$ cat flow/config.mk
export PLATFORM = sky130hd
export DESIGN_NAME = HW3_FPMUL_754SP
export DESIGN_NICKNAME = HW3_FPMUL_754SP
export VERILOG_FILES = /design/flow/design.v
export SDC_FILE = /design/flow/constraint.sdc
export NUM_CORES = 4
export LEC_CHECK = 0
export CAP_MARGIN = 5
export CORE_MARGIN = 3
export CORE_UTILIZATION = 54
export MIN_ROUTING_LAYER = met1
export PLACE_DENSITY = 0.84
export SLEW_MARGIN = 20
export TNS_END_PERCENT = 90
$ cat flow/constraint.sdc
create_clock -name core_clock -period 10.4 [get_ports {Clk}]
set_input_delay 2.0800 -clock core_clock [delete_from_list [all_inputs] [get_ports {Clk}]]
set_output_delay 2.0800 -clock core_clock [all_outputs]
set_load 0.01 [all_outputs]
$ cat flow/design.v
module HW3_FPMUL_754SP(Clk, Rst, St, FPmplier, FPmcand, Done, Ovf, Unf, FPproduct);
	input Clk, Rst, St;
	input [31:0] FPmplier, FPmcand;
	output reg [31:0] FPproduct;
	output reg Ovf, Unf, Done;
	wire [47:0] mult_out;
	wire [8:0] expo_out;		 
	reg [22:0] F;
	reg [8:0] E, E_biased;
	reg S;
	reg [1:0] state;
	assign mult_out = ({1'b1, FPmplier[22:0]}) * ({1'b1, FPmcand[22:0]});
	assign expo_out = (FPmplier[30:23] - 8'd127) + (FPmcand[30:23] - 8'd127);
	always @ (posedge Clk)	begin
		Done <= 1'b0;
		Ovf <= 1'b0;
		Unf <= 1'b0;
		if(Rst == 1'b1) begin
			state <= 2'b00;
		end
		else
		case(state)
			0: begin
				if(St == 1'b0)
					state <= 2'b00;
				else
					state <= 2'b01;
			end
			1: begin
				state <= 2'b10;
				S <= FPmplier[31] ^ FPmcand[31];
				if(FPmplier == 32'b0 || FPmcand == 32'b0) begin
					E <= 9'b0;
					E_biased <= 9'b0;
					F <= mult_out[45:23];
				end
				else if(mult_out[47] == 1'b1) begin
					E <= expo_out + 9'b1;
					E_biased <= expo_out + 9'd128;
					F <= mult_out[46:24];
				end
				else begin
					E <= expo_out;
					E_biased <= expo_out + 9'd127;
					F <= mult_out[45:23];
				end
			end
			2: begin
				state <= 2'b0;
				Done <= 1'b1;
				if(E_biased > 8'b11111110)
					Ovf <= 1'b1;
				if(E_biased < 8'b00000001)
					Unf <= 1'b1;
				FPproduct <= {S, E_biased[7:0], F};
			end
			default: begin
				if(St == 1'b0)
					state <= 2'b00;
				else
					state <= 2'b01;
			end
		endcase
	end
endmodule
$ cat flow/run.sh
#!/bin/bash
# the make line also repeats each setting of config.mk as NAME=value (left out here)
make -C /OpenROAD-flow-scripts/flow DESIGN_CONFIG=/design/flow/config.mk WORK_HOME=/design/flow/orfs CLKGATE_MAP_FILE= finish
==> run summary, run 1 <==
flow finished, numbers: I/O pin count 102, site row count 72, largest net degree at the start of global routing 35, Slew @ Worst Pin 0.9661 ns, reg2reg end Unf, Post-Place Worst Slack 0.4504 ns, CP Launch Type primary input, DR vias/cell 5.665, Hold Crit Depth 0, Resized Gates After CTS 0, tool warnings 27, die height 206.7 um, Slew Viols, Final 0, clock buffer count from CTS 9, clock net sink count 71, Worst Setup SP FPmplier[20], syn nets 3089, EDFF count, synth 65, fa+ha+maj area frac 0.5500, top cells by count 600 x inv_1, 482 x fa_1, 296 x nand2_1, Util after Layout 0.6138, Final nets 3188, final-report setup violation count 0, period utilisation layout 0.9428, total grt overflow 0, run status finished clean, Final WS setup 0.5952 ns, Final ANT Viol Nets 0, WP buf/inv 6, Max-cap violations 0, end of the critical path F[22], GP Congestion 1.020, initial antenna violation count 3, Yosys top cell by area fa_1, CORE AREA 0.03919 mm2, Logic family by area adder cells, FF-to-FF setup slack 9.12 ns, required time worst endpoint 10.49 ns, Crit path max-delay family adder cells, Hold Fails Final Rpt 0, critical path depth in cells 23, worst r2r src state[1], Setup Skew 0.004094 ns, Max Clk Rate 102.0 MHz, DRT Pass-1 Iters 6, Mapped Area 0.02175 mm2, Slew Limit Headroom 0.3539, Vias 16.88k, Seq share, synth 0.09525, Clk pin slew, worst setup/hold paths 0.06 ns, number of synthesis warnings 1, Synth Register Bits 71, crit-path max FO 14, CTS HTree Levels 3, WL/cell 20.79 um, RSZ-0062 raised after global routing false, Final min period 9.805 ns, CTS Hold Bufs 0, max incr delay on CP 1.06 ns, area growth from synthesis to layout 10.57%, crit-path cells clkdlybuf4s50_1, and2_1, fa_1, fa_1, inv_1, fa_1, fa_1, inv_1, fa_1, fa_1, inv_1, fa_1, inv_1, ha_1, nand2_1, nor4_1, o311a_1, a2111oi_1, buf_4, o31ai_1, a211oi_1, xnor2_1, mux2_2, XOR Share, Synth 0.01553, Yosys cell types 66, Syn Area/Cell 9.237 um2, IO Port Bufs 101, cells in synth_stat.txt 2355, first-pass GRT wire length 97.88 mm, drc violations 0, worst endpoint data arrival time 9.89 ns, Mux cell area share 0.009548, clock latency (worst-skew pair) 0.34 ns, Total GRT Usage 0.2995, cells after synthesis 2355, post-CTS setup repair buffer count 0, hold_sp F[5], Synth top area share 0.4436, Critical Setup Path Class in2reg, R2R cell count 4, Hold WC Path Type reg2reg, Die X 206.7 um, initial DRC count 1568, final WL 61.92 mm, TritonCTS clock tree built, clk root buf clkbuf_16, ys async rst share 0, Crit. End Element flip-flop, FP Util 0.5551, main flop type edfxtp_1, yosys stat chip area 0.02175 mm2, cell with the most instances after synthesis inv_1, Max Root-Sink Buffers 2, Most common cell on crit path fa_1, Detail Placement HPWL 51.81 mm, Compound-Gate Fraction of Synth Area 0.04774, die area 0.04273 mm2, vias in the first global route 18.59k, Top area cell types fa_1 44%, ha_1 11%, inv_1 10%, yosys simple share 0.1589, # fillers 3145, Fin Setup TNS 0 ns, Slowest-stage cell, CP clkdlybuf4s50_1, hold-critical path endpoint FPproduct[5]
==> metal layers <==
| metal | global-route usage | up-vias | part of all wire |
|---|---|---|---|
| met5 | 0 | - | 0.0010 |
| met4 | 0.1303 | 4 | 0.053 |
| met3 | 0.07057 | 235 | 0.11 |
| met2 | 0.4959 | 1006 | 0.47 |
| met1 | 0.3794 | 8413 | 0.36 |
| li1 | - | 7219 | - |
==> per-stage QoR <==
stage / hold WS [ns] / cells / cell area [um2]
2_1_floorplan: 0.4003 / 2355 / 21750
3_3_place_gp: 0.4012 / 2961 / 23710
3_5_place_dp: 0.4045 / 2961 / 23710
4_1_cts: 0.4150 / 2977 / 24040
5_1_grt: 0.4227 / 2977 / 24050
6_report: 0.4129 / 2979 / 24050
==> final cells by class <==
class,count,area (um2),share of cell area
antenna,2,5.005,0.0002081
clock buffer,9,225.2,0.009363
clock inverter,7,103.9,0.004318
inverter,602,2260,0.09395
multi-input combinational,1579,17020,0.7074
sequential,71,2072,0.08614
tap,518,648.1,0.02695
timing repair buffer,191,1724,0.07168
==> run 2: changes to the inputs <==
Settings changed: CAP_MARGIN 5 to 20, CORE_ASPECT_RATIO set to 0.86, CORE_MARGIN 3 to 2, CORE_UTILIZATION 54 to 40, CTS_CLUSTER_DIAMETER set to 292, CTS_CLUSTER_SIZE set to 47, MIN_ROUTING_LAYER met1 to not set, PLACE_DENSITY 0.84 to not set, PLACE_DENSITY_LB_ADDON set to 0.0, SETUP_SLACK_MARGIN set to -0.26, TNS_END_PERCENT 90 to not set.
Clock period 10.4 ns to 8.6 ns, I/O delays scaled along.
==> run 2 against run 1 <==
Area after synthesis unchanged. The layout now fails its checks (negative setup slack). First-iteration DRC count decreased by 38%. Register-to-register slack got worse by 2.1 ns. Worst setup slack got worse by 0.72 ns.
==> run summary, run 2 <==
flow finished, numbers: run status complete, but fails checks (was finished clean), Layout Check Fails negative setup slack, vias in the first global route 18.38k (was 18.59k), clk root buf clkbuf_16 (unchanged), crit-path cells clkdlybuf4s50_1, buf_4, buf_4, nand2_1, fa_1, inv_1, fa_1, fa_1, fa_1, fa_1, fa_1, inv_1, fa_1, inv_1, ha_1, a21oi_1, o21ai_0, o311a_1, a2111oi_4, buf_4, o31ai_4, a21o_1, xor2_1, mux2_2 (was clkdlybuf4s50_1, and2_1, fa_1, fa_1, inv_1, fa_1, fa_1, inv_1, fa_1, fa_1, inv_1, fa_1, inv_1, ha_1, nand2_1, nor4_1, o311a_1, a2111oi_1, buf_4, o31ai_1, a211oi_1, xnor2_1, mux2_2), RSZ-0062 raised after global routing true (was false), Hold Fails Final Rpt 0 (unchanged), Max Clk Rate 114.7 MHz, Top area cell types fa_1 44%, ha_1 11%, inv_1 10% (unchanged), EDFF count, synth 65 (unchanged), FF-to-FF setup slack 6.98 ns (was 9.12 ns), first-pass GRT wire length 110.4 mm (was 97.88 mm), period utilisation layout 1.014 (was 0.9428), required time worst endpoint 8.68 ns (was 10.49 ns), Final min period 8.721 ns, initial DRC count 974 (was 1568), FP Util 0.4031 (was 0.5551), die height 220.3 um (was 206.7 um), DRT Pass-1 Iters 5 (was 6), Die X 255.5 um (was 206.7 um), Synth top area share 0.4436 (unchanged), Hold Crit Depth 0 (unchanged), Hold WC Path Type reg2reg (unchanged), Slowest-stage cell, CP fa_1 (was clkdlybuf4s50_1), R2R cell count 3 (was 4), Worst Setup SP FPmplier[8] (was FPmplier[20]), syn nets 3089 (unchanged), cell with the most instances after synthesis inv_1 (unchanged), Syn Area/Cell 9.237 um2 (unchanged), yosys stat chip area 0.02175 mm2 (unchanged), final-report setup violation count 9 (was 0), Total GRT Usage 0.2613 (was 0.2995), ys async rst share 0 (unchanged), fa+ha+maj area frac 0.5500 (unchanged), final hold slack 0.4147 ns (was 0.4129 ns), CP Launch Type primary input (unchanged), worst endpoint data arrival time 8.80 ns (was 9.89 ns), reg2reg end Unf (unchanged), Logic family by area adder cells (unchanged), Yosys top cell by area fa_1 (unchanged), Vias 16.67k (was 16.88k), drc violations 0 (unchanged), Most common cell on crit path fa_1 (unchanged), top cells by count 600 x inv_1, 482 x fa_1, 296 x nand2_1 (unchanged), clock latency (worst-skew pair) 0.33 ns (was 0.34 ns), Slew Limit Headroom 0.3251 (was 0.3539), CTS HTree Levels 3 (unchanged), CTS Hold Bufs 0 (unchanged), hold_sp F[11] (was F[5]), main flop type edfxtp_1 (unchanged), clock buffer count from CTS 9 (unchanged), IO Port Bufs 101 (unchanged), tool warnings 28 (was 27), hold-critical path endpoint FPproduct[11] (was FPproduct[5]), area growth from synthesis to layout 23.37% (was 10.57%), initial antenna violation count 1 (was 3), final WL 70.75 mm (was 61.92 mm), placed insts 3410 (was 2961), GP Congestion 0.8606 (was 1.020), Detail Placement HPWL 62.53 mm (was 51.81 mm), Mapped Area 0.02175 mm2 (unchanged), Crit. End Element flip-flop (unchanged), Clk pin slew, worst setup/hold paths 0.06 ns (about the same), largest net degree at the start of global routing 35 (unchanged), critical path depth in cells 24 (was 23), die area 0.05627 mm2 (was 0.04273 mm2), Max-cap violations 0 (unchanged), cells after synthesis 2355 (unchanged), number of synthesis warnings 1 (unchanged), CORE AREA 0.05397 mm2 (was 0.03919 mm2), Final WS setup -0.1210 ns (was 0.5952 ns), fin cells 3430 (was 2979), Seq share, synth 0.09525 (unchanged), Final Cell Area 0.02684 mm2 (was 0.02405 mm2), Setup Skew 0.01089 ns (was 0.004094 ns), placed cell area 0.02624 mm2 (was 0.02371 mm2), site row count 79 (was 72), worst r2r src state[1] (unchanged), Slew @ Worst Pin 1.010 ns (was 0.9661 ns), WP buf/inv 7 (was 6), clock net sink count 71 (unchanged), DR vias/cell 4.861 (was 5.665), Final ANT Viol Nets 0 (unchanged), Slew Viols, Final 0 (unchanged), crit-path max FO 10 (was 14), Final nets 3429 (was 3188), Yosys cell types 66 (unchanged), max incr delay on CP 0.62 ns (was 1.06 ns), Synth Register Bits 71 (unchanged), Critical Setup Path Class in2reg (unchanged), XOR Share, Synth 0.01553 (unchanged), Crit path max-delay family adder cells (unchanged), WL/cell 20.63 um (was 20.79 um), Max Root-Sink Buffers 2 (unchanged), I/O pin count 102 (unchanged), Mux cell area share 0.009548 (unchanged), total grt overflow 0 (unchanged), TritonCTS clock tree built (unchanged), end of the critical path F[18] (was F[22]), Compound-Gate Fraction of Synth Area 0.04774 (unchanged), yosys simple share 0.1589 (unchanged), cells in synth_stat.txt 2355 (unchanged)
[run 2: area by class of cell]
| type | instances | area (um2) |
|---|---|---|
| multi-input combinational | 1579 | 17200 |
| inverter | 602 | 2273 |
| clock inverter | 5 | 103.9 |
| fill | 5250 | 27130 |
| sequential | 71 | 2072 |
| tap | 729 | 912.1 |
| clock buffer | 11 | 242.7 |
| antenna | 1 | 2.502 |
| timing repair buffer | 432 | 4026 |
[run 2: metrics by stage]
| stage | util | setup slack, ns | setup TNS (ns) |
|---|---|---|---|
| global placement | 0.4861 | -0.7669 | -15.78 |
| detailed placement | 0.4861 | -0.7743 | -16.03 |
| global route | 0.4972 | -0.3231 | -5.993 |
| finish | 0.4973 | -0.1210 | -0.5043 |
| CTS | 0.4932 | -0.2549 | -3.358 |
| floorplan | - | 0.3128 | 0 |
[run 2: what timing repair did]
action | in CTS | in global routing
setup buffers | 1 | 3
cloned | 0 | 0
endpoints found under the setup margin | 7 | 31
resized | 8 | 47
pin swaps | 2 | 7
[run 2: metal layers]
metal | global-route usage | vias up | wire length, um
li1 | - | 7709 | -
met1 | 0.3861 | 8545 | 34680
met2 | 0.4087 | 375 | 31040
met3 | 0.05361 | 43 | 4263
met4 | 0.02924 | 2 | 701
met5 | 0.007576 | - | 59
==> run 3: changes to the inputs <==
Settings changed: CORE_ASPECT_RATIO 0.86 to not set, CORE_UTILIZATION 40 to 67, CTS_CLUSTER_DIAMETER 292 to not set, CTS_CLUSTER_SIZE 47 to 39, PLACE_DENSITY_LB_ADDON 0.0 to not set, SETUP_SLACK_MARGIN -0.26 to -0.74.
Clock period 8.6 ns to 8.42 ns, I/O delays scaled along.
==> run 3 against run 2 <==
The layout still fails its checks (negative setup slack). Global-route usage up 14 points. Register-to-register slack improved by 0.12 ns. Cell count shrank 9.4%. Sequential share of layout area rose by 0.33 points. Critical path type unchanged. Worst setup slack got worse by 0.33 ns. Clock-buffer cell count down 1.
==> run summary, run 3 <==
flow finished, numbers: run status complete, but fails checks (unchanged), Layout Check Fails negative setup slack (unchanged), placed insts 3090 (was 3410), top cells by count 600 x inv_1, 482 x fa_1, 296 x nand2_1 (unchanged), met1 Track Usage GR 0.4940 (was 0.3861), initial DRC count 1470 (was 974), Detail Placement HPWL 54.80 mm (was 62.53 mm), required time worst endpoint 8.50 ns (was 8.68 ns), crit-path max FO 6 (was 10), Logic family by area adder cells (unchanged), Max Root-Sink Buffers 2 (unchanged), Slowest-stage cell, CP fa_1 (unchanged), drc violations 0 (unchanged), Setup Skew 0.004358 ns (was 0.01089 ns), GP Congestion 1.000 (was 0.8606), Slew Limit Headroom 0.4365 (was 0.3251), Seq share, synth 0.09525 (unchanged), worst endpoint data arrival time 8.95 ns (was 8.80 ns), total grt overflow 0 (unchanged), Antenna diodes 0 (was 1), clock buffer count from CTS 9 (unchanged), Hold Fails Final Rpt 0 (unchanged), largest net degree at the start of global routing 35 (unchanged), R2R cell count 4 (was 3), FP Util 0.6841 (was 0.4031), Compound-Gate Fraction of Synth Area 0.04774 (unchanged), yosys stat chip area 0.02175 mm2 (unchanged), die area 0.03392 mm2 (was 0.05627 mm2), Util after Layout 0.8098 (was 0.4973), final-report setup violation count 31 (was 9), Synth Register Bits 71 (unchanged), period utilisation layout 1.054 (was 1.014), reg2reg end Unf (unchanged), Critical Setup Path Class in2reg (unchanged), syn nets 3089 (unchanged), Most common cell on crit path fa_1 (unchanged), logic area 0.01702 mm2 (was 0.01720 mm2), hold-critical path endpoint FPproduct[6] (was FPproduct[11]), clock net sink count 71 (unchanged), Syn Area/Cell 9.237 um2 (unchanged), max incr delay on CP 0.54 ns (was 0.62 ns), register cell area after layout 0.002072 mm2 (unchanged), Final ANT Viol Nets 0 (unchanged), Top area cell types fa_1 44%, ha_1 11%, inv_1 10% (unchanged), DRT Pass-1 Iters 5 (unchanged), met2 usage 0.6705 (was 0.4087), I/O pin count 102 (unchanged), Die X 184.2 um (was 255.5 um), critical path depth in cells 27 (was 24), yosys simple share 0.1589 (unchanged), CTS HTree Levels 3 (unchanged), Mux cell area share 0.009548 (unchanged), Crit. End Element flip-flop (unchanged), Max-cap violations 0 (unchanged), Yosys cell types 66 (unchanged), first-pass GRT wire length 100.6 mm (was 110.4 mm), FF-to-FF setup slack 7.10 ns (was 6.98 ns), CTS Hold Bufs 0 (unchanged), Final nets 3402 (was 3429), CP Launch Type primary input (unchanged), ys async rst share 0 (unchanged), main flop type edfxtp_1 (unchanged), Vias 17.70k (was 16.67k), number of synthesis warnings 1 (unchanged), die height 184.2 um (was 220.3 um), Total GRT Usage 0.3981 (was 0.2613), XOR Share, Synth 0.01553 (unchanged), placed cell area 0.02539 mm2 (was 0.02624 mm2), GRT busiest layer met2 (unchanged), tool warnings 29 (was 28), Slew Viols, Final 0 (unchanged), Max Clk Rate 112.7 MHz, vias in the first global route 18.96k (was 18.38k), Hold Crit Depth 0 (unchanged), clk root buf clkbuf_16 (unchanged), Final Cell Area 0.02575 mm2 (was 0.02684 mm2), WL/cell 20.56 um (was 20.63 um), initial antenna violation count 1 (unchanged), Mapped Area 0.02175 mm2 (unchanged), cell with the most instances after synthesis inv_1 (unchanged), cells after synthesis 2355 (unchanged), fin cells 3108 (was 3430), Final min period 8.873 ns, TritonCTS clock tree built (unchanged), IO Port Bufs 101 (unchanged), clock latency (worst-skew pair) 0.33 ns (about the same), EDFF count, synth 65 (unchanged), final WL 63.90 mm (was 70.75 mm), DR vias/cell 5.693 (was 4.861), hold_sp F[6] (was F[11]), cells in synth_stat.txt 2355 (unchanged), met3 usage 0.07093 (was 0.05361), fa+ha+maj area frac 0.5500 (unchanged), area growth from synthesis to layout 18.38% (was 23.37%), WP buf/inv 10 (was 7), Slew @ Worst Pin 0.8376 ns (was 1.010 ns), Hold WC Path Type reg2reg (unchanged), Synth top area share 0.4436 (unchanged), Final WS setup -0.4526 ns (was -0.1210 ns), end of the critical path F[22] (was F[18]), worst r2r src state[1] (unchanged), Fin Setup TNS -10.02 ns (was -0.5043 ns), Crit path max-delay family adder cells (unchanged), Worst Setup SP FPmplier[8] (unchanged), site row count 65 (was 79), CORE AREA 0.03180 mm2 (was 0.05397 mm2), Yosys top cell by area fa_1 (unchanged), Clk pin slew, worst setup/hold paths 0.06 ns (about the same), # fillers 2104 (was 5250)
run 3: timing repair:
item,4_1_cts,5_1_grt
setup endpoints to repair,0,10
hold endpoints to repair,0,0
resized,0,9
setup buffers,0,2
run 3: through the flow:
step | hold WS (ns) | worst slack (ns)
floorplan | 0.4003 | 0.1688
CTS | 0.4158 | -0.6214
global placement | 0.4044 | -0.8163
global route | 0.4225 | -0.7508
detailed placement | 0.4045 | -0.9019
finish | 0.4160 | -0.4526
run 3: final cells by class:
cell class,instances,area share
multi-input combinational,1579,0.6610
sequential,71,0.08046
inverter,602,0.08790
tap,435,0.02114
timing repair buffer,405,0.1373
clock inverter,6,0.003304
clock buffer,10,0.008892
run 3: layer usage:
| metal | wire length [um] | vias to the layer above |
|---|---|---|
| met5 | 0 | - |
| met4 | 4209 | 0 |
| met3 | 5914 | 241 |
| met2 | 31150 | 956 |
| met1 | 22620 | 8848 |
| li1 | - | 7650 |
==> run 4: changes to the inputs <==
Settings changed: CORE_UTILIZATION 67 to 57, CTS_CLUSTER_SIZE 39 to not set, GPL_ROUTABILITY_DRIVEN set to 0, MIN_ROUTING_LAYER set to met1, PLACE_DENSITY_LB_ADDON set to 0.2, SETUP_SLACK_MARGIN -0.74 to 1.95, SLEW_MARGIN 20 to 40, TNS_END_PERCENT set to 35.
Clock period 8.42 ns to 10.8 ns, I/O delays scaled along.
==> run 4 against run 3 <==
Now clean on timing, DRC and antenna. Clock-buffer cell count decreased by 1. Non-clock buffer count decreased by 191. Worst hold slack improved by 0.0042 ns. Synthesized cell count unchanged. Critical path type unchanged. Highest routed layer unchanged. Area after synthesis unchanged.
==> run summary, run 4 <==
flow finished, numbers: final WL 62.80 mm (was 63.90 mm), site row count 71 (was 65), Setup Skew 0.008276 ns (was 0.004358 ns), TritonCTS clock tree built (unchanged), WP buf/inv 10 (unchanged), Hold WC Path Type reg2reg (unchanged), hold-critical path endpoint FPproduct[31] (was FPproduct[6]), CTS HTree Levels 3 (unchanged), Final min period 8.759 ns, die height 199.4 um (was 184.2 um), clock net sink count 71 (unchanged), Final ANT Viol Nets 0 (unchanged), ys async rst share 0 (unchanged), Crit path max-delay family adder cells (unchanged), clock latency (worst-skew pair) 0.35 ns (was 0.33 ns), Final nets 3211 (was 3402), Hold Crit Depth 0 (unchanged), Hold Fails Final Rpt 0 (unchanged), Yosys cell types 66 (unchanged), FP Util 0.5775 (was 0.6841), total grt overflow 0 (unchanged), Max Root-Sink Buffers 2 (unchanged), worst endpoint data arrival time 8.86 ns (was 8.95 ns), run status finished clean (was complete, but fails checks), Clk pin slew, worst setup/hold paths 0.07 ns (was 0.06 ns), Slowest-stage cell, CP fa_2 (was fa_1), clk root buf clkbuf_16 (unchanged), die area 0.03974 mm2 (was 0.03392 mm2), yosys stat chip area 0.02175 mm2 (unchanged), initial DRC count 1315 (was 1470), Util after Layout 0.6605 (was 0.8098), CORE AREA 0.03767 mm2 (was 0.03180 mm2), drc violations 0 (unchanged), Worst Setup SP FPmplier[7] (was FPmplier[8]), Total GRT Usage 0.3286 (was 0.3981), Slew Limit Headroom 0.4599 (was 0.4365), Critical Setup Path Class in2reg (unchanged), tool warnings 29 (unchanged), Synth top area share 0.4436 (unchanged), cell with the most instances after synthesis inv_1 (unchanged), hold_sp S (was F[6]), Top area cell types fa_1 44%, ha_1 11%, inv_1 10% (unchanged), syn nets 3089 (unchanged), cells in synth_stat.txt 2355 (unchanged), period utilisation layout 0.8110 (was 1.054), Slew @ Worst Pin 0.8028 ns (was 0.8376 ns), number of synthesis warnings 1 (unchanged), WL/cell 20.98 um (was 20.56 um), worst r2r src state[1] (unchanged), Crit. End Element flip-flop (unchanged), IO Port Bufs 101 (unchanged), area growth from synthesis to layout 14.37% (was 18.38%), Synth Register Bits 71 (unchanged), Mapped Area 0.02175 mm2 (unchanged), vias in the first global route 18.16k (was 18.96k), required time worst endpoint 10.91 ns (was 8.50 ns), Post-Place Worst Slack 0.7390 ns (was -0.9019 ns), final hold slack 0.4202 ns (was 0.4160 ns), Vias 16.86k (was 17.70k), clock buffer count from CTS 9 (unchanged), XOR Share, Synth 0.01553 (unchanged), DRT Pass-1 Iters 5 (unchanged), fa+ha+maj area frac 0.5500 (unchanged), yosys simple share 0.1589 (unchanged), CP Launch Type primary input (unchanged), first-pass GRT wire length 98.12 mm (was 100.6 mm), largest net degree at the start of global routing 35 (unchanged), Final WS setup 2.041 ns (was -0.4526 ns), Yosys top cell by area fa_1 (unchanged), Logic family by area adder cells (unchanged), FF-to-FF setup slack 9.52 ns (was 7.10 ns), main flop type edfxtp_1 (unchanged), Fin Setup TNS 0 ns (was -10.02 ns), EDFF count, synth 65 (unchanged), Mux cell area share 0.009548 (unchanged), CTS Hold Bufs 0 (unchanged), reg2reg end Unf (unchanged), Most common cell on crit path fa_1 (unchanged), R2R cell count 4 (unchanged), Max-cap violations 0 (unchanged), RSZ-0062 raised after global routing true, Die X 199.4 um (was 184.2 um), crit-path max FO 5 (was 6), Detail Placement HPWL 50.15 mm (was 54.80 mm), Compound-Gate Fraction of Synth Area 0.04774 (unchanged), I/O pin count 102 (unchanged), max incr delay on CP 0.58 ns (was 0.54 ns), Slew Viols, Final 0 (unchanged), end of the critical path F[18] (was F[22]), cells after synthesis 2355 (unchanged), DR vias/cell 5.634 (was 5.693), Max Clk Rate 114.2 MHz, Syn Area/Cell 9.237 um2 (unchanged), final-report setup violation count 0 (was 31), initial antenna violation count 0 (was 1), Antenna diodes 0 (unchanged), top cells by count 600 x inv_1, 482 x fa_1, 296 x nand2_1 (unchanged), critical path depth in cells 28 (was 27), Seq share, synth 0.09525 (unchanged)
-- run 4: final cells by class --
| type | count | area (um2) |
|---|---|---|
| Clock buffer | 9 | 225.2 |
| Tap cell | 511 | 639.4 |
| Sequential cell | 71 | 2072 |
| Timing Repair Buffer | 214 | 2100 |
| Multi-Input combinational cell | 1579 | 17490 |
| Clock inverter | 7 | 68.82 |
| Fill cell | 3105 | 12790 |
| Inverter | 602 | 2283 |
-- run 4: stage by stage --
stage               cell area (um2)  cells
global route                  24880   2993
detailed placement            23560   2940
finish                        24880   2993
floorplan                     21750   2355
CTS                           24490   2980
global placement              23570   2940
-- run 4: timing repair --
action | CTS | global route
pin swaps | 21 | 31
endpoints found under the setup margin | 32 | 31
buffers inserted | 20 | 10
gates resized | 204 | 186
cloned | 4 | 3
-- run 4: metal layers --
layer  part of all wire  vias up  global-route usage  routed length, um
met1               0.38     8540              0.4283              23820
met4              0.049        0              0.1339               3104
li1                   -     7286                   -                  -
met2               0.48      826              0.5396              30210
met5                  0        -                   0                  0
met3              0.090      212             0.06785               5655
==> run 5: changes to the inputs <==
Settings changed: ABC_AREA set to 1, CORE_ASPECT_RATIO set to 0.94, CORE_UTILIZATION 57 to 65, CTS_CLUSTER_DIAMETER set to 373, CTS_CLUSTER_SIZE set to 98, GPL_ROUTABILITY_DRIVEN 0 to not set, MIN_ROUTING_LAYER met1 to not set, PLACE_DENSITY set to 0.4, PLACE_DENSITY_LB_ADDON 0.2 to not set, SETUP_SLACK_MARGIN 1.95 to not set, SLEW_MARGIN 40 to 20, TNS_END_PERCENT 35 to 10.
Clock period 10.8 ns to 5.97 ns, I/O delays scaled along.
==> run 5 against run 4 <==
Critical endpoint is now F[4]. Sequential share of layout area shrank 1.4 points. Via count is 38% higher. Worst hold slack worse by 0.0012 ns. Register-to-register slack got worse by 5.2 ns. Largest cell class unchanged. Now fails the layout checks on negative setup slack.
==> run summary, run 5 <==
flow finished, numbers: final WL 91.48 mm (was 62.80 mm), fa+ha+maj area frac 0.5111 (was 0.5500), crit-path max FO 8 (was 5), Synth Register Bits 71 (unchanged), cells after synthesis 3049 (was 2355), period utilisation layout 1.280 (was 0.8110), final hold slack 0.4190 ns (was 0.4202 ns), initial antenna violation count 11 (was 0), DR vias/cell 5.857 (was 5.634), TritonCTS clock tree built (unchanged), syn nets 3783 (was 3089), Clk pin slew, worst setup/hold paths 0.07 ns (about the same), initial DRC count 3514 (was 1315), Top area cell types fa_1 41%, inv_1 16%, nand2_1 14% (was fa_1 44%, ha_1 11%, inv_1 10%), Syn Area/Cell 7.677 um2 (was 9.237 um2), hold_sp F[7] (was S), area growth from synthesis to layout 28.24% (was 14.37%), worst endpoint data arrival time 7.74 ns (was 8.86 ns), site row count 67 (was 71), Most common cell on crit path fa_1 (unchanged), tool warnings 33 (was 29), DRT Pass-1 Iters 23 (was 5), Yosys top cell by area fa_1 (unchanged), RSZ-0062 raised after global routing true (unchanged), main flop type edfxtp_1 (unchanged), Hold Crit Depth 0 (unchanged), placed cell area 0.02766 mm2 (was 0.02356 mm2), Vias 23.33k (was 16.86k), reg2reg end Unf (unchanged), I/O pin count 102 (unchanged), Final nets 4216 (was 3211), top cells by count 968 x inv_1, 873 x nand2_1, 482 x fa_1 (was 600 x inv_1, 482 x fa_1, 296 x nand2_1), Hold WC Path Type reg2reg (unchanged), Hold Fails Final Rpt 0 (unchanged), Crit path max-delay family adder cells (unchanged), Slew @ Worst Pin 1.051 ns (was 0.8028 ns), Mapped Area 0.02341 mm2 (was 0.02175 mm2), critical path depth in cells 32 (was 28), Seq share, synth 0.08852 (was 0.09525), yosys simple share 0.1906 (was 0.1589), Final ANT Viol Nets 0 (unchanged), IO Port Bufs 101 (unchanged), vias in the first global route 24.91k (was 18.16k), # fillers 2093 (was 3105), XOR Share, Synth 0.007110 (was 0.01553), Slew Limit Headroom 0.2977 (was 0.4599), Layout Check Fails negative setup slack, Max Root-Sink Buffers 2 (unchanged), number of synthesis warnings 1 (unchanged), first-pass GRT wire length 141.3 mm (was 98.12 mm), cells in synth_stat.txt 3049 (was 2355), CTS HTree Levels 3 (unchanged), clock latency (worst-skew pair) 0.35 ns (about the same), WP buf/inv 11 (was 10), Total GRT Usage 0.5167 (was 0.3286), Final WS setup -1.671 ns (was 2.041 ns), hold-critical path endpoint FPproduct[7] (was FPproduct[31]), largest net degree at the start of global routing 35 (unchanged), final-report setup violation count 32 (was 0), required time worst endpoint 6.07 ns (was 10.91 ns), Crit. End Element flip-flop (unchanged), EDFF count, synth 65 (unchanged), FF-to-FF setup slack 4.29 ns (was 9.52 ns), Compound-Gate Fraction of Synth Area 0.02651 (was 0.04774), cell with the most instances after synthesis inv_1 (unchanged), Die X 199.7 um (was 199.4 um), Critical Setup Path Class in2reg (unchanged), total grt overflow 0 (unchanged), die area 0.03754 mm2 (was 0.03974 mm2), Max-cap violations 0 (unchanged), drc violations 0 (unchanged), Slew Viols, Final 0 (unchanged), Yosys cell types 35 (was 66), yosys stat chip area 0.02341 mm2 (was 0.02175 mm2), max incr delay on CP 0.55 ns (was 0.58 ns), R2R cell count 4 (unchanged), Mux cell area share 0 (was 0.009548), Final Cell Area 0.03002 mm2 (was 0.02488 mm2), ys async rst share 0 (unchanged), die height 188.0 um (was 199.4 um), Setup Skew 0.01070 ns (was 0.008276 ns), end of the critical path F[4] (was F[18]), Logic family by area adder cells (unchanged), run status complete, but fails checks (was finished clean), Detail Placement HPWL 55.97 mm (was 50.15 mm), CORE AREA 0.03554 mm2 (was 0.03767 mm2), Synth top area share 0.4123 (was 0.4436), clock buffer count from CTS 9 (unchanged), Final min period 7.641 ns, Worst Setup SP FPmcand[14] (was FPmplier[7]), WL/cell 22.96 um (was 20.98 um), clock net sink count 71 (unchanged), Fin Setup TNS -51.40 ns (was 0 ns), Slowest-stage cell, CP fa_1 (was fa_2), CTS Hold Bufs 0 (unchanged), Post-Place Worst Slack -1.875 ns (was 0.7390 ns), worst r2r src state[1] (unchanged), CP Launch Type primary input (unchanged), FP Util 0.6585 (was 0.5775), GP Congestion 0.9617, Util after Layout 0.8444 (was 0.6605), clk root buf clkbuf_16 (unchanged), Max Clk Rate 130.9 MHz
## run 5: area by class of cell
| cell class | instances | area, um2 | area share |
|---|---|---|---|
| sequential | 71 | 2072 | 0.06903 |
| clock buffer | 9 | 225.2 | 0.007503 |
| antenna | 14 | 35.03 | 0.001167 |
| timing repair buffer | 532 | 5430 | 0.1809 |
| inverter | 978 | 3674 | 0.1224 |
| multi-input combinational | 1890 | 17910 | 0.5968 |
| tap | 483 | 604.3 | 0.02013 |
| clock inverter | 7 | 61.31 | 0.002043 |
## run 5: metrics by stage
| step | std cells |
|---|---|
| finish | 3984 |
| global route | 3974 |
| CTS | 3960 |
| detailed placement | 3832 |
| global placement | 3832 |
| floorplan | 3049 |
## run 5: timing repair
action                                  CTS  global route
endpoints found under the hold margin     0             0
endpoints found under the setup margin   32            32
gates cloned                             24             1
pin swaps                               107            15
gates resized                           324            53
buffers inserted                         89             8
## run 5: metal layers
layer  track usage  part of all wire  vias up
met3        0.3126              0.16      857
met1        0.5726              0.31    10940
li1              -                 -     9500
met4        0.3516             0.099       33
met2        0.7166              0.42     2007
met5        0.1984             0.010        -
==> run 6: changes to the inputs <==
Settings changed: ABC_AREA 1 to 0, CAP_MARGIN 20 to 0, CELL_PAD_IN_SITES_DETAIL_PLACEMENT set to 0, CORE_ASPECT_RATIO 0.94 to not set, CORE_UTILIZATION 65 to 72, CTS_CLUSTER_DIAMETER 373 to 285, CTS_CLUSTER_SIZE 98 to 21, MAX_ROUTING_LAYER set to met5, PLACE_DENSITY 0.4 to 0.66, SLEW_MARGIN 20 to 15, TNS_END_PERCENT 10 to 95.
Clock period 5.97 ns to 6.98 ns, I/O delays scaled along.
==> run 6 against run 5 <==
The run now fails in 4_1_cts. Area after synthesis is 7.1% lower. Die area down 16%. Synthesized cell count down 23%.
==> run summary, run 6 <==
yosys + openroad results -> run status aborted with a tool error (was complete, but fails checks), Fail Step 4_1_cts, Error [ERROR DPL-0033] detailed placement checks failed during check placement., die height 177.8 um (was 188.0 um), Compound-Gate Fraction of Synth Area 0.04774 (was 0.02651), syn nets 3089 (was 3783), GP Congestion 0.9756 (was 0.9617), Yosys top cell by area fa_1 (unchanged), I/O pin count 102 (unchanged), cells in synth_stat.txt 2355 (was 3049), die area 0.03162 mm2 (was 0.03754 mm2), IO Port Bufs 101 (unchanged), Die X 177.8 um (was 199.7 um), Synth Register Bits 71 (unchanged), site row count 63 (was 67), fa+ha+maj area frac 0.5500 (was 0.5111), Top area cell types fa_1 44%, ha_1 11%, inv_1 10% (was fa_1 41%, inv_1 16%, nand2_1 14%), number of synthesis warnings 1 (unchanged), Detail Placement HPWL 54.58 mm (was 55.97 mm), EDFF count, synth 65 (unchanged), CORE AREA 0.02972 mm2 (was 0.03554 mm2), Seq share, synth 0.09525 (was 0.08852), cell with the most instances after synthesis inv_1 (unchanged), main flop type edfxtp_1 (unchanged), Logic family by area adder cells (unchanged), Mux cell area share 0.009548 (was 0), top cells by count 600 x inv_1, 482 x fa_1, 296 x nand2_1 (was 968 x inv_1, 873 x nand2_1, 482 x fa_1), ys async rst share 0 (unchanged), Mapped Area 0.02175 mm2 (was 0.02341 mm2), yosys simple share 0.1589 (was 0.1906), Yosys cell types 66 (was 35), Syn Area/Cell 9.237 um2 (was 7.677 um2), XOR Share, Synth 0.01553 (was 0.007110), Synth top area share 0.4436 (was 0.4123), yosys stat chip area 0.02175 mm2 (was 0.02341 mm2), cells after synthesis 2355 (was 3049), FP Util 0.7320 (was 0.6585)
## run 6: per-stage QoR
step	cell area [um2]	cells	setup TNS [ns]	worst slack, ns
after detailed placement	26010	3047	-50.27	-1.797
after global placement	26010	3047	-46.11	-1.620
after floorplan	22350	2355	-14.13	-0.5526
==> run 7: changes to the inputs <==
Settings changed: ABC_AREA 0 to 1, CAP_MARGIN 0 to 20, CELL_PAD_IN_SITES_DETAIL_PLACEMENT 0 to not set, CORE_ASPECT_RATIO set to 0.94, CTS_CLUSTER_DIAMETER 285 to 235, CTS_CLUSTER_SIZE 21 to 85, MAX_ROUTING_LAYER met5 to not set, PLACE_DENSITY 0.66 to not set, PLACE_DENSITY_LB_ADDON set to 0.2, SETUP_SLACK_MARGIN set to 1.94, SLEW_MARGIN 15 to 20, TNS_END_PERCENT 95 to not set.
Clock period 6.98 ns to 6.96 ns, I/O delays scaled along.
==> run 7 against run 6 <==
The flow stops in 5_1_grt. Die area increased by 7.4%. Area after synthesis increased by 7.6%. Synthesized cell count grew 29%.
==> run summary, run 7 <==
yosys + openroad results -> cell with the most instances after synthesis inv_1 (unchanged), Synth top area share 0.4123 (was 0.4436), top cells by count 968 x inv_1, 873 x nand2_1, 482 x fa_1 (was 600 x inv_1, 482 x fa_1, 296 x nand2_1), Mux cell area share 0 (was 0.009548), Seq share, synth 0.08852 (was 0.09525), IO Port Bufs 101 (unchanged), main flop type edfxtp_1 (unchanged), clock buffer count from CTS 9, cells after synthesis 3049 (was 2355), Detail Placement HPWL 62.02 mm (was 54.58 mm), site row count 64 (was 63), die area 0.03397 mm2 (was 0.03162 mm2), placed cell area 0.02739 mm2 (was 0.02601 mm2), FP Util 0.7253 (was 0.7320), Logic family by area adder cells (unchanged), fa+ha+maj area frac 0.5111 (was 0.5500), Top area cell types fa_1 41%, inv_1 16%, nand2_1 14% (was fa_1 44%, ha_1 11%, inv_1 10%), placed insts 3739 (was 3047), Total GRT Usage 0.8434, I/O pin count 102 (unchanged), ys async rst share 0 (unchanged), die height 178.8 um (was 177.8 um), CORE AREA 0.03227 mm2 (was 0.02972 mm2), Error [ERROR GRT-0116] Global routing finished with congestion. Check the congestion regions in the DRC Viewer. (was [ERROR DPL-0033] detailed placement checks failed during check placement.), Fail Step 5_1_grt (was 4_1_cts), syn nets 3783 (was 3089), EDFF count, synth 65 (unchanged), CTS HTree Levels 3, number of synthesis warnings 1 (unchanged), Syn Area/Cell 7.677 um2 (was 9.237 um2), Yosys cell types 35 (was 66), clock net sink count 71, Yosys top cell by area fa_1 (unchanged), yosys simple share 0.1906 (was 0.1589), Post-Place Worst Slack -1.267 ns (was -1.797 ns), Mapped Area 0.02341 mm2 (was 0.02175 mm2), run status aborted with a tool error (unchanged), total grt overflow 402, Die X 190.0 um (was 177.8 um), yosys stat chip area 0.02341 mm2 (was 0.02175 mm2), Max Root-Sink Buffers 2, XOR Share, Synth 0.007110 (was 0.01553), Compound-Gate Fraction of Synth Area 0.02651 (was 0.04774), Synth Register Bits 71 (unchanged), GP Congestion 0.9974 (was 0.9756), clk root buf clkbuf_16, cells in synth_stat.txt 3049 (was 2355)
[run 7: per-layer routing]
metal  GRT overflow  GRT usage
met5              5     0.5695
met4            155     0.8492
met3             18     0.7362
met2            213     0.9883
met1             11     0.8117
[run 7: repair_timing]
action	4_1_cts
setup buffers	141
gates resized	416
pin swaps	179
hold buffers	0
cloned	25
setup endpoints to repair	32
[run 7: through the flow]
stage,hold slack [ns]
4_1_cts,0.4195
3_5_place_dp,0.4045
3_3_place_gp,0.4067
2_1_floorplan,0.4003
==> run 8: changes to the inputs <==
Settings changed: ABC_AREA 1 to not set, CORE_ASPECT_RATIO 0.94 to not set, CTS_CLUSTER_DIAMETER 235 to not set, CTS_CLUSTER_SIZE 85 to not set, SETUP_SLACK_MARGIN 1.94 to -0.09.
Clock period 6.96 ns to 8.47 ns, I/O delays scaled along.
==> run 8 against run 7 <==
The layout now fails its checks (max-capacitance violations, max-slew violations, negative setup slack). Synthesized cell count down 23%. Area after synthesis down 7.1%. Die area down 6.9%.
==> run summary, run 8 <==
flow finished, numbers: Hold Crit Depth 0, Max-cap violations 1, worst r2r src state[1], FP Util 0.7320 (was 0.7253), Final min period 8.897 ns, crit-path max FO 9, hold_sp F[21], DRT Pass-1 Iters 9, Die X 177.8 um (was 190.0 um), WP buf/inv 10, Util after Layout 0.9133, reg2reg end Unf, hold-critical path endpoint FPproduct[21], Logic family by area adder cells (unchanged), ys async rst share 0 (unchanged), Layout Check Fails max-capacitance violations, max-slew violations, negative setup slack, Slew Limit Headroom -0.08102, Yosys cell types 66 (was 35), yosys simple share 0.1589 (was 0.1906), TritonCTS clock tree built, Synth top area share 0.4436 (was 0.4123), Max Clk Rate 112.4 MHz, EDFF count, synth 65 (unchanged), run status complete, but fails checks (was aborted with a tool error), required time worst endpoint 8.56 ns, Slew @ Worst Pin 1.608 ns, Setup Skew 0.01111 ns, vias in the first global route 21.24k, cell with the most instances after synthesis inv_1 (unchanged), Final nets 3459, Critical Setup Path Class in2reg, I/O pin count 102 (unchanged), Seq share, synth 0.09525 (was 0.08852), total grt overflow 0, CTS HTree Levels 3 (unchanged), Crit. End Element flip-flop, XOR Share, Synth 0.01553 (was 0.007110), syn nets 3089 (was 3783), critical path depth in cells 28, top cells by count 600 x inv_1, 482 x fa_1, 296 x nand2_1 (was 968 x inv_1, 873 x nand2_1, 482 x fa_1), Vias 20.70k, fa+ha+maj area frac 0.5500 (was 0.5111), clk root buf clkbuf_16 (unchanged), Crit path max-delay family adder cells, cells after synthesis 2355 (was 3049), worst endpoint data arrival time 8.99 ns, # fillers 1165, period utilisation layout 1.050, yosys stat chip area 0.02175 mm2 (was 0.02341 mm2), Worst Setup SP FPmcand[11], CORE AREA 0.02972 mm2 (was 0.03227 mm2), die height 177.8 um (was 178.8 um), Slew Viols, Final 6, WL/cell 27.64 um, GP Congestion 1.027 (was 0.9974), Mapped Area 0.02175 mm2 (was 0.02341 mm2), Final WS setup -0.4272 ns, IO Port Bufs 101 (unchanged), Slowest-stage cell, CP fa_1, max incr delay on CP 0.58 ns, clock buffer count from CTS 9 (unchanged), RSZ-0062 raised after global routing true, DR vias/cell 6.620, Syn Area/Cell 9.237 um2 (was 7.677 um2), Mux cell area share 0.009548 (was 0), number of synthesis warnings 1 (unchanged), Clk pin slew, worst setup/hold paths 0.07 ns, Hold WC Path Type reg2reg, tool warnings 29, Yosys top cell by area fa_1 (unchanged), Fin Setup TNS -7.913 ns, largest net degree at the start of global routing 35, first-pass GRT wire length 115.7 mm, clock latency (worst-skew pair) 0.35 ns, die area 0.03162 mm2 (was 0.03397 mm2), clock net sink count 71 (unchanged), Total GRT Usage 0.5005, Compound-Gate Fraction of Synth Area 0.04774 (was 0.02651), end of the critical path F[22], Synth Register Bits 71 (unchanged), FF-to-FF setup slack 6.95 ns, initial antenna violation count 7, cells in synth_stat.txt 2355 (was 3049), site row count 63 (was 64), R2R cell count 4, initial DRC count 3059, Hold Fails Final Rpt 0, area growth from synthesis to layout 24.76%, CP Launch Type primary input, main flop type edfxtp_1 (unchanged), CTS Hold Bufs 0 (unchanged), final-report setup violation count 32, Final ANT Viol Nets 0, Detail Placement HPWL 57.54 mm (was 62.02 mm), Max Root-Sink Buffers 2 (unchanged), drc violations 0, final WL 86.42 mm, Top area cell types fa_1 44%, ha_1 11%, inv_1 10% (was fa_1 41%, inv_1 16%, nand2_1 14%)
-- run 8: metal layers --
metal  up-vias  global-route usage  routed length (um)
li1       7789                   -                   -
met1      9807              0.5757               25110
met2      2176              0.7957               37550
met3       918              0.1472               13440
met4        12              0.3712               10080
met5         -                   0                 248
-- run 8: area by class of cell --
class                           instances  area, um2  area share
Tap cell                              390      488.0     0.01798
Sequential cell                        71       2072     0.07635
Timing Repair Buffer                  461       4289      0.1580
Clock inverter                          6      83.83    0.003089
Multi-Input combinational cell       1580      17690      0.6518
Antenna cell                            7      17.52   0.0006454
Inverter                              602       2271     0.08368
Clock buffer                           10      229.0    0.008437
-- run 8: timing repair --
item / 4_1_cts / 5_1_grt
gates cloned: 7 / 5
gates resized: 98 / 209
setup buffers: 14 / 38
pin swaps: 27 / 95
setup endpoints to repair: 28 / 31
-- run 8: stage by stage --
stage	hold WS [ns]	cell area (um2)	worst slack [ns]	cells
final	0.4164	27140	-0.4272	3127
after global routing	0.4312	27130	-0.5129	3122
after global placement	0.4016	25410	-0.7634	3050
after CTS	0.4180	26240	-0.1578	3086
after detailed placement	0.4045	25410	-0.8099	3050
after floorplan	0.4003	21750	0.2088	2355
==> run 9: changes to the inputs <==
Settings changed: ABC_AREA set to 0, CAP_MARGIN 20 to 0, CELL_PAD_IN_SITES_DETAIL_PLACEMENT set to 2, CELL_PAD_IN_SITES_GLOBAL_PLACEMENT set to 2, CORE_UTILIZATION 72 to 53, CTS_CLUSTER_DIAMETER set to 285, CTS_CLUSTER_SIZE set to 40, GPL_ROUTABILITY_DRIVEN set to 1, GPL_TIMING_DRIVEN set to 0, MAX_ROUTING_LAYER set to met5, MIN_ROUTING_LAYER set to met2, PLACE_DENSITY_LB_ADDON 0.2 to 0.09, SETUP_SLACK_MARGIN -0.09 to 1.77, SLEW_MARGIN 20 to 0, TNS_END_PERCENT set to 20.
Clock period 8.47 ns to 12.4 ns, I/O delays scaled along.
==> run 9 against run 8 <==
The run now fails in 3_5_place_dp. Die area is 35% higher. Synthesized cell count stayed put. Area after synthesis stayed put.
==> run summary, run 9 <==
yosys + openroad results -> top cells by count 600 x inv_1, 482 x fa_1, 296 x nand2_1 (unchanged), yosys simple share 0.1589 (unchanged), Mapped Area 0.02175 mm2 (unchanged), Mux cell area share 0.009548 (unchanged), Yosys cell types 66 (unchanged), Synth Register Bits 71 (unchanged), Syn Area/Cell 9.237 um2 (unchanged), cells after synthesis 2355 (unchanged), CORE AREA 0.04065 mm2 (was 0.02972 mm2), Logic family by area adder cells (unchanged), Fail Step 3_5_place_dp, site row count 74 (was 63), EDFF count, synth 65 (unchanged), I/O pin count 102 (unchanged), Top area cell types fa_1 44%, ha_1 11%, inv_1 10% (unchanged), ys async rst share 0 (unchanged), die height 206.6 um (was 177.8 um), syn nets 3089 (unchanged), GP Congestion 1.053 (was 1.027), run status aborted with a tool error (was complete, but fails checks), number of synthesis warnings 1 (unchanged), main flop type edfxtp_1 (unchanged), Die X 206.6 um (was 177.8 um), yosys stat chip area 0.02175 mm2 (unchanged), Compound-Gate Fraction of Synth Area 0.04774 (unchanged), Yosys top cell by area fa_1 (unchanged), fa+ha+maj area frac 0.5500 (unchanged), cells in synth_stat.txt 2355 (unchanged), cell with the most instances after synthesis inv_1 (unchanged), die area 0.04268 mm2 (was 0.03162 mm2), IO Port Bufs 101 (unchanged), XOR Share, Synth 0.01553 (unchanged), Error [ERROR DPL-0033] detailed placement checks failed during check placement., Synth top area share 0.4436 (unchanged), FP Util 0.5352 (was 0.7320), Seq share, synth 0.09525 (unchanged)
[run 9: metrics by stage]
step / area (um2) / setup slack [ns]
global placement: 23430 / 0.8539
floorplan: 21750 / 3.353
==> run 10: changes to the inputs <==
Settings changed: CELL_PAD_IN_SITES_DETAIL_PLACEMENT 2 to 0, CELL_PAD_IN_SITES_GLOBAL_PLACEMENT 2 to not set, CORE_UTILIZATION 53 to 72, CTS_CLUSTER_SIZE 40 to 58, GPL_ROUTABILITY_DRIVEN 1 to not set, GPL_TIMING_DRIVEN 0 to not set, MIN_ROUTING_LAYER met2 to not set, PLACE_DENSITY_LB_ADDON 0.09 to not set, SETUP_SLACK_MARGIN 1.77 to -0.41, SLEW_MARGIN 0 to 15.
Clock period 12.4 ns to 6.59 ns, I/O delays scaled along.
==> run 10 against run 9 <==
The flow stops in 5_1_grt. Area after synthesis is the same. Die area shrank 26%. Synthesized cell count is the same.
==> run summary, run 10 <==
yosys + openroad results -> Error [ERROR GRT-0232] Routing congestion too high. Check the congestion heatmap in the GUI. (was [ERROR DPL-0033] detailed placement checks failed during check placement.), cell with the most instances after synthesis inv_1 (unchanged), fa+ha+maj area frac 0.5500 (unchanged), Synth Register Bits 71 (unchanged), Mux cell area share 0.009548 (unchanged), ys async rst share 0 (unchanged), IO Port Bufs 101 (unchanged), number of synthesis warnings 1 (unchanged), Total GRT Usage 0.7914, XOR Share, Synth 0.01553 (unchanged), EDFF count, synth 65 (unchanged), Synth top area share 0.4436 (unchanged), Logic family by area adder cells (unchanged), Max Root-Sink Buffers 2, yosys stat chip area 0.02175 mm2 (unchanged), FP Util 0.7320 (was 0.5352), CORE AREA 0.02972 mm2 (was 0.04065 mm2), clock net sink count 71, main flop type edfxtp_1 (unchanged), placed cell area 0.02605 mm2, Compound-Gate Fraction of Synth Area 0.04774 (unchanged), CTS Hold Bufs 0, GP Congestion 1.030 (was 1.053), Mapped Area 0.02175 mm2 (unchanged), total grt overflow 65, die area 0.03162 mm2 (was 0.04268 mm2), Top area cell types fa_1 44%, ha_1 11%, inv_1 10% (unchanged), cells in synth_stat.txt 2355 (unchanged), site row count 63 (was 74), Yosys top cell by area fa_1 (unchanged), run status aborted with a tool error (unchanged), Detail Placement HPWL 55.49 mm, Fail Step 5_1_grt (was 3_5_place_dp), Die X 177.8 um (was 206.6 um), top cells by count 600 x inv_1, 482 x fa_1, 296 x nand2_1 (unchanged), clk root buf clkbuf_16, yosys simple share 0.1589 (unchanged), Syn Area/Cell 9.237 um2 (unchanged), cells after synthesis 2355 (unchanged), Yosys cell types 66 (unchanged), clock buffer count from CTS 9, Seq share, synth 0.09525 (unchanged), I/O pin count 102 (unchanged), syn nets 3089 (unchanged), CTS HTree Levels 3, die height 177.8 um (was 206.6 um)
-- run 10: routing by layer --
metal	GRT usage	overflow
met4	0.7729	26
met1	0.7635	3
met3	0.6934	1
met5	0.4792	0
met2	0.9362	35
-- run 10: metrics by stage --
step	instances	worst slack, ns	utilization
floorplan	2355	-0.8646	-
global placement	3041	-1.888	0.8766
detailed placement	3041	-1.965	0.8766
CTS	3137	-1.166	0.9362
-- run 10: timing repair --
item | 4_1_cts
pin swaps | 110
endpoints found under the setup margin | 32
gates resized | 331
endpoints found under the hold margin | 0
gates cloned | 19
buffers inserted | 73
==> run 11: changes to the inputs <==
Settings changed: CAP_MARGIN 0 to 20, CELL_PAD_IN_SITES_DETAIL_PLACEMENT 0 to not set, CTS_CLUSTER_DIAMETER 285 to 237, CTS_CLUSTER_SIZE 58 to 31, MAX_ROUTING_LAYER met5 to not set, PLACE_DENSITY_LB_ADDON set to 0.2, SETUP_SLACK_MARGIN -0.41 to 2.3, SLEW_MARGIN 15 to 20, TNS_END_PERCENT 20 to not set.
Clock period 6.59 ns to 8.6 ns, I/O delays scaled along.
==> run 11 against run 10 <==
The flow again stops in 5_1_grt. Synthesized cell count unchanged. Area after synthesis unchanged. Die area unchanged.
==> run summary, run 11 <==
yosys + openroad results -> Synth Register Bits 71 (unchanged), EDFF count, synth 65 (unchanged), I/O pin count 102 (unchanged), top cells by count 600 x inv_1, 482 x fa_1, 296 x nand2_1 (unchanged), site row count 63 (unchanged), CTS HTree Levels 3 (unchanged), Top area cell types fa_1 44%, ha_1 11%, inv_1 10% (unchanged), cells in synth_stat.txt 2355 (unchanged), Total GRT Usage 0.8716, ys async rst share 0 (unchanged), Detail Placement HPWL 55.02 mm (was 55.49 mm), die area 0.03162 mm2 (unchanged), yosys stat chip area 0.02175 mm2 (unchanged), Seq share, synth 0.09525 (unchanged), Error [ERROR GRT-0116] Global routing finished with congestion. Check the congestion regions in the DRC Viewer. (was [ERROR GRT-0232] Routing congestion too high. Check the congestion heatmap in the GUI.), die height 177.8 um (unchanged), number of synthesis warnings 1 (unchanged), XOR Share, Synth 0.01553 (unchanged), GP Congestion 1.012 (was 1.030), placed insts 3003 (was 3041), Yosys top cell by area fa_1 (unchanged), Mux cell area share 0.009548 (unchanged), placed cell area 0.02568 mm2 (was 0.02605 mm2), total grt overflow 399, main flop type edfxtp_1 (unchanged), clock net sink count 71 (unchanged), CORE AREA 0.02972 mm2 (unchanged), Compound-Gate Fraction of Synth Area 0.04774 (unchanged), syn nets 3089 (unchanged), fa+ha+maj area frac 0.5500 (unchanged), yosys simple share 0.1589 (unchanged), FP Util 0.7320 (unchanged), Synth top area share 0.4436 (unchanged), Yosys cell types 66 (unchanged), Syn Area/Cell 9.237 um2 (unchanged), clk root buf clkbuf_16 (unchanged), Max Root-Sink Buffers 2 (unchanged), IO Port Bufs 101 (unchanged), Die X 177.8 um (unchanged), CTS Hold Bufs 0 (unchanged), cells after synthesis 2355 (unchanged), Fail Step 5_1_grt (unchanged), run status aborted with a tool error (unchanged), Logic family by area adder cells (unchanged), clock buffer count from CTS 9 (unchanged), Mapped Area 0.02175 mm2 (unchanged), cell with the most instances after synthesis inv_1 (unchanged)
[run 11: routing by layer]
layer  GRT usage  GRT overflow
met1      0.8304            10
met2       1.009           232
met3      0.7686             5
met4      0.9252           151
met5      0.4728             1
[run 11: metrics by stage]
step / hold WS [ns] / setup slack, ns
after CTS: 0.4185 / 0.3542
after detailed placement: 0.4066 / -0.4416
after global placement: 0.4041 / -0.2625
after floorplan: 0.4003 / 0.7434
[run 11: repair_timing]
item / CTS
cloned: 28
setup endpoints to repair: 32
buffers inserted: 132
pin swaps: 128
gates resized: 433
==> run 12: changes to the inputs <==
Settings changed: ABC_AREA 0 to not set, CORE_UTILIZATION 72 to 14, CTS_CLUSTER_DIAMETER 237 to not set, CTS_CLUSTER_SIZE 31 to not set, PLACE_DENSITY_LB_ADDON 0.2 to not set, SETUP_SLACK_MARGIN 2.3 to not set.
Clock period 8.6 ns to 12.8 ns, I/O delays scaled along.
==> run 12 against run 11 <==
The run now finishes clean. Synthesized cell count unchanged. Area after synthesis unchanged. Die area increased to 5.0 times the previous value.
==> run summary, run 12 <==
flow finished, numbers: Final ANT Viol Nets 0, final WL 68.90 mm, WL/cell 15.41 um, worst r2r src state[2], area growth from synthesis to layout 18.00%, initial antenna violation count 28, Hold Crit Depth 0, site row count 144 (was 63), vias in the first global route 17.39k, first-pass GRT wire length 105.1 mm, crit-path max FO 23, Seq share, synth 0.09525 (unchanged), Mux cell area share 0.009548 (unchanged), Syn Area/Cell 9.237 um2 (unchanged), tool warnings 27, drc violations 0, Vias 16.37k, number of synthesis warnings 1 (unchanged), clock buffer count from CTS 9 (unchanged), Slew @ Worst Pin 1.257 ns, Die X 398.2 um (was 177.8 um), Slew Limit Headroom 0.1558, EDFF count, synth 65 (unchanged), fa+ha+maj area frac 0.5500 (unchanged), RSZ-0062 raised after global routing false, post-CTS setup repair buffer count 0 (was 132), Logic family by area adder cells (unchanged), DRT Pass-1 Iters 5, R2R cell count 1, die area 0.1586 mm2 (was 0.03162 mm2), CP Launch Type primary input, cells after synthesis 2355 (unchanged), Critical Setup Path Class in2reg, Fin Setup TNS 0 ns, # fillers 17.41k, Slew Viols, Final 0, Slowest-stage cell, CP clkdlybuf4s50_1, reg2reg end F[11], Crit path max-delay family adder cells, CORE AREA 0.1542 mm2 (was 0.02972 mm2), IO Port Bufs 101 (unchanged), hold-critical path endpoint FPproduct[31], FP Util 0.1410 (was 0.7320), Mapped Area 0.02175 mm2 (unchanged), Setup Skew 0.006274 ns, Synth top area share 0.4436 (unchanged), CTS HTree Levels 3 (unchanged), total grt overflow 0, Max Root-Sink Buffers 2 (unchanged), Max Clk Rate 89.11 MHz, Yosys top cell by area fa_1 (unchanged), ys async rst share 0 (unchanged), FF-to-FF setup slack 11.31 ns, final-report setup violation count 0, Worst Setup SP FPmcand[12], Hold Fails Final Rpt 0, yosys simple share 0.1589 (unchanged), Top area cell types fa_1 44%, ha_1 11%, inv_1 10% (unchanged), run status finished clean (was aborted with a tool error), cell with the most instances after synthesis inv_1 (unchanged), TritonCTS clock tree built, required time worst endpoint 12.88 ns, Clk pin slew, worst setup/hold paths 0.06 ns, GP Congestion 0.8837 (was 1.012), top cells by count 600 x inv_1, 482 x fa_1, 296 x nand2_1 (unchanged), Resized Gates After CTS 0 (was 433), XOR Share, Synth 0.01553 (unchanged), Final nets 3153, Hold WC Path Type reg2reg, Crit. End Element flip-flop, max incr delay on CP 0.98 ns, CTS Hold Bufs 0 (unchanged), Max-cap violations 0, Yosys cell types 66 (unchanged), DRT met1 WL 28.82 mm, final hold slack 0.4219 ns, yosys stat chip area 0.02175 mm2 (unchanged), Synth Register Bits 71 (unchanged), DR vias/cell 3.661, largest net degree at the start of global routing 35, clock latency (worst-skew pair) 0.33 ns, die height 398.2 um (was 177.8 um), worst endpoint data arrival time 11.30 ns, Compound-Gate Fraction of Synth Area 0.04774 (unchanged), hold_sp S, Final WS setup 1.578 ns, Total GRT Usage 0.08701, Final min period 11.22 ns, Post-Place Worst Slack 1.193 ns (was -0.4416 ns), clk root buf clkbuf_16 (unchanged), end of the critical path F[7], cells in synth_stat.txt 2355 (unchanged), WP buf/inv 9, met3 WL 7.554 mm, initial DRC count 1243, syn nets 3089 (unchanged), critical path depth in cells 26, clock net sink count 71 (unchanged), DR WL met2 30.92 mm, period utilisation layout 0.8767, I/O pin count 102 (unchanged), top sig layer met5, main flop type edfxtp_1 (unchanged), Detail Placement HPWL 57.70 mm (was 55.02 mm)
-- run 12: cell type report --
class / count / area (um2) / area share
Antenna cell: 3 / 7.507 / 0.0002925
Clock buffer: 9 / 225.2 / 0.008774
Timing Repair Buffer: 156 / 1431 / 0.05576
Tap cell: 2044 / 2557 / 0.09963
Inverter: 602 / 2260 / 0.08803
Sequential cell: 71 / 2072 / 0.08072
Multi-Input combinational cell: 1579 / 17010 / 0.6628
Clock inverter: 7 / 102.6 / 0.003997
-- run 12: routing by layer --
layer | vias up | global-route usage
met3 | 108 | 0.02999
met2 | 659 | 0.1358
met4 | 30 | 0.01786
met1 | 8423 | 0.1158
met5 | - | 0
li1 | 7150 | -
-- run 12: through the flow --
| step | util | std cells | instance area, um2 |
|---|---|---|---|
| 6_report | 0.1664 | 4471 | 25670 |
| 3_5_place_dp | 0.1643 | 4452 | 25340 |
| 3_3_place_gp | 0.1643 | 4452 | 25340 |
| 2_1_floorplan | - | 2355 | 21750 |
| 5_1_grt | 0.1664 | 4469 | 25660 |
| 4_1_cts | 0.1664 | 4468 | 25670 |
